== try-cedar ==
## CLOCK_TOP
module CLOCK_TOP( 
	   SEG0, SEG1, SEG2, SEG3, SEG4, SEG5, SEG6, SEG7, LED, BUZ_OUT,
	   CLK50M, KEY1, KEY2, KEY3, SW0, SW1, SW2, SW3, SW4, SW5, KNOCK,
	   SENSOR, ROT_A, ROT_B
	   );
Settings: LEC_CHECK=0, ABC_AREA=0, CAP_MARGIN=30, CELL_PAD_IN_SITES_DETAIL_PLACEMENT=1, CORE_ASPECT_RATIO=1.86, CORE_MARGIN=9, CORE_UTILIZATION=32, CTS_CLUSTER_SIZE=93, GPL_ROUTABILITY_DRIVEN=0, HOLD_SLACK_MARGIN=0.16, MAX_ROUTING_LAYER=met5, MIN_ROUTING_LAYER=met1, PLACE_DENSITY=0.39, SLEW_MARGIN=20, TNS_END_PERCENT=10; clock period 12.3 ns.
run.sh (not shown) runs the stock make flow with config.mk's settings and CLKGATE_MAP_FILE=.
No stage failed in try-cedar, and the final checks on the layout all came back clean.
> inputs changed (try-cedar -> try-quartz)
==> flow/config.mk <==
export PLATFORM = sky130hd
export DESIGN_NAME = CLOCK_TOP
export DESIGN_NICKNAME = CLOCK_TOP
export VERILOG_FILES = /design/flow/design.v
export SDC_FILE = /design/flow/constraint.sdc
export NUM_CORES = 4
export LEC_CHECK = 0
export CAP_MARGIN = 20
export CORE_MARGIN = 2
export CORE_UTILIZATION = 61
export SLEW_MARGIN = 20
==> flow/constraint.sdc <==
create_clock -name core_clock -period 8.5 [get_ports {CLK50M}]
set_input_delay 1.7000 -clock core_clock [delete_from_list [all_inputs] [get_ports {CLK50M}]]
set_output_delay 1.7000 -clock core_clock [all_outputs]
set_load 0.01 [all_outputs]
Notes after the runs:
Lower detailed router's first-iteration violation count goes to try-cedar over try-quartz.
Compared with try-cedar, first-pass GRT wire length in try-quartz decreased by more than 10%.
try-quartz vs try-cedar: global-route met2 utilization up in try-quartz
Input changes introduced in try-xenon (baseline for comparison: try-quartz):
-- flow/config.mk --
<<< try-quartz, line 9
export CORE_MARGIN = 2
export CORE_UTILIZATION = 61
export SLEW_MARGIN = 20
>>> try-xenon, line 9
export CORE_MARGIN = 2
export CORE_UTILIZATION = 40
export SETUP_SLACK_MARGIN = 1.02
export SLEW_MARGIN = 20
==> flow/constraint.sdc <==
create_clock -name core_clock -period 8.31 [get_ports {CLK50M}]
set_input_delay 1.6620 -clock core_clock [delete_from_list [all_inputs] [get_ports {CLK50M}]]
set_output_delay 1.6620 -clock core_clock [all_outputs]
set_load 0.01 [all_outputs]
Findings:
- Having completed the whole flow, try-xenon delivered a layout that passed the timing, design-rule and antenna checks.
- Comparing try-xenon and try-quartz, the lower placement-stage worst setup slack is on try-quartz.
- try-xenon vs. try-quartz: distinct cell type count after synthesis neither gained nor lost much; internal cell power down 3.5%; number of placed I/O pins shows no meaningful change.
- Post-detailed-routing wire length in try-xenon is about 3.7% above try-quartz.
- Comparing try-xenon and try-quartz, first-pass GRT wire length is lower on try-quartz.
- Relative to try-quartz, the average wire length per cell after detail routing measured on try-xenon has decreased by a few percent.
- [try-xenon] core utilization fell 25 points relative to try-quartz
- In the tables for try-xenon and try-quartz, cell area after layout reads higher with try-xenon.
Here is what was changed in the inputs of try-lagoon compared with try-xenon.
-- flow/config.mk --
<<< try-xenon, line 9
export CORE_MARGIN = 2
export CORE_UTILIZATION = 40
export SETUP_SLACK_MARGIN = 1.02
export SLEW_MARGIN = 20
>>> try-lagoon, line 9
export CORE_MARGIN = 2
export CORE_UTILIZATION = 64
export CTS_CLUSTER_SIZE = 100
export SLEW_MARGIN = 20
==> flow/constraint.sdc <==
create_clock -name core_clock -period 8.05 [get_ports {CLK50M}]
set_input_delay 1.6100 -clock core_clock [delete_from_list [all_inputs] [get_ports {CLK50M}]]
set_output_delay 1.6100 -clock core_clock [all_outputs]
set_load 0.01 [all_outputs]
### Flow results
Summary: summed area of non-filler cells in the final layout, try-lagoon better than try-xenon
Changes observed in try-lagoon relative to try-xenon: number of signal-net buffers in the layout went down 1, number of filler instances in the final layout went down 49%, synthesized area held, peak per-stage delay on the critical path went up 0.11 ns.
try-xenon → try-lagoon: maximum fanout encountered on the critical timing path saw a decrease, worst setup slack decreased 0.68 ns.
[inputs] try-pepper vs try-lagoon
-- flow/config.mk --
<<< try-lagoon, line 9
export CORE_MARGIN = 2
export CORE_UTILIZATION = 64
export CTS_CLUSTER_SIZE = 100
export SLEW_MARGIN = 20
>>> try-pepper, line 9
export CORE_MARGIN = 2
export CORE_UTILIZATION = 61
export SETUP_SLACK_MARGIN = 3.28
export SLEW_MARGIN = 20
==> flow/constraint.sdc <==
create_clock -name core_clock -period 13.4 [get_ports {CLK50M}]
set_input_delay 2.6800 -clock core_clock [delete_from_list [all_inputs] [get_ports {CLK50M}]]
set_output_delay 2.6800 -clock core_clock [all_outputs]
set_load 0.01 [all_outputs]
Per the comparison of try-pepper with try-lagoon, cell count after placement held, number of antenna violations at the first check in global routing held. try-pepper against try-lagoon: final area now sits higher, detail-routed via count per cell now sits lower, total wire length now sits higher, path length in cells of the critical path now sits higher. try-pepper ends up with higher area overhead of the layout relative to synthesis than try-lagoon does.


v6:
CLOCK_TOP again, from the RTL that the note above started with.
// CLOCK_TOP
module CLOCK_TOP( 
	   SEG0, SEG1, SEG2, SEG3, SEG4, SEG5, SEG6, SEG7, LED, BUZ_OUT,
	   CLK50M, KEY1, KEY2, KEY3, SW0, SW1, SW2, SW3, SW4, SW5, KNOCK,
	   SENSOR, ROT_A, ROT_B
	   );
==> flow/config.mk <==
export PLATFORM = sky130hd
export DESIGN_NAME = CLOCK_TOP
export DESIGN_NICKNAME = CLOCK_TOP
export VERILOG_FILES = /design/flow/design.v
export SDC_FILE = /design/flow/constraint.sdc
export NUM_CORES = 4
export LEC_CHECK = 0
export ABC_AREA = 1
export CAP_MARGIN = 30
export CORE_ASPECT_RATIO = 1.51
export CORE_MARGIN = 9
export CORE_UTILIZATION = 72
export CTS_CLUSTER_SIZE = 52
export MAX_ROUTING_LAYER = met4
export MIN_ROUTING_LAYER = met1
export PLACE_DENSITY = 0.36
export SETUP_SLACK_MARGIN = 3.09
export SLEW_MARGIN = 15
export TNS_END_PERCENT = 5
==> flow/constraint.sdc <==
create_clock -name core_clock -period 10.4 [get_ports {CLK50M}]
set_input_delay 2.0800 -clock core_clock [delete_from_list [all_inputs] [get_ports {CLK50M}]]
set_output_delay 2.0800 -clock core_clock [all_outputs]
set_load 0.01 [all_outputs]
The final layout from v6, which completed every stage, passed the timing, design-rule and antenna checks at the end of the flow.
### v6 -> v7
Settings: clearing MAX_ROUTING_LAYER, which used to be met4; swapping 30 for 20 in CAP_MARGIN; swapping 15 for 20 in SLEW_MARGIN; clearing CTS_CLUSTER_SIZE, which used to be 52; swapping 9 for 2 in CORE_MARGIN; clearing PLACE_DENSITY, which used to be 0.36; clearing MIN_ROUTING_LAYER, which used to be met1; clearing SETUP_SLACK_MARGIN, which used to be 3.09; clearing CORE_ASPECT_RATIO, which used to be 1.51; clearing TNS_END_PERCENT, which used to be 5; swapping 10.4 for 30.1 in the clock period (ns, I/O delays scaled along).
No run among v7 and v6 stopped early or left any final violation; all are clean. Overall power in v7 is about 70% lower than in v6. v7 vs v6, instance count: v7 higher. v7 vs. v6: post-placement cell count rose about 1%; global-route wire length before repair went down.
Power is estimated from default activity; no workload was simulated.
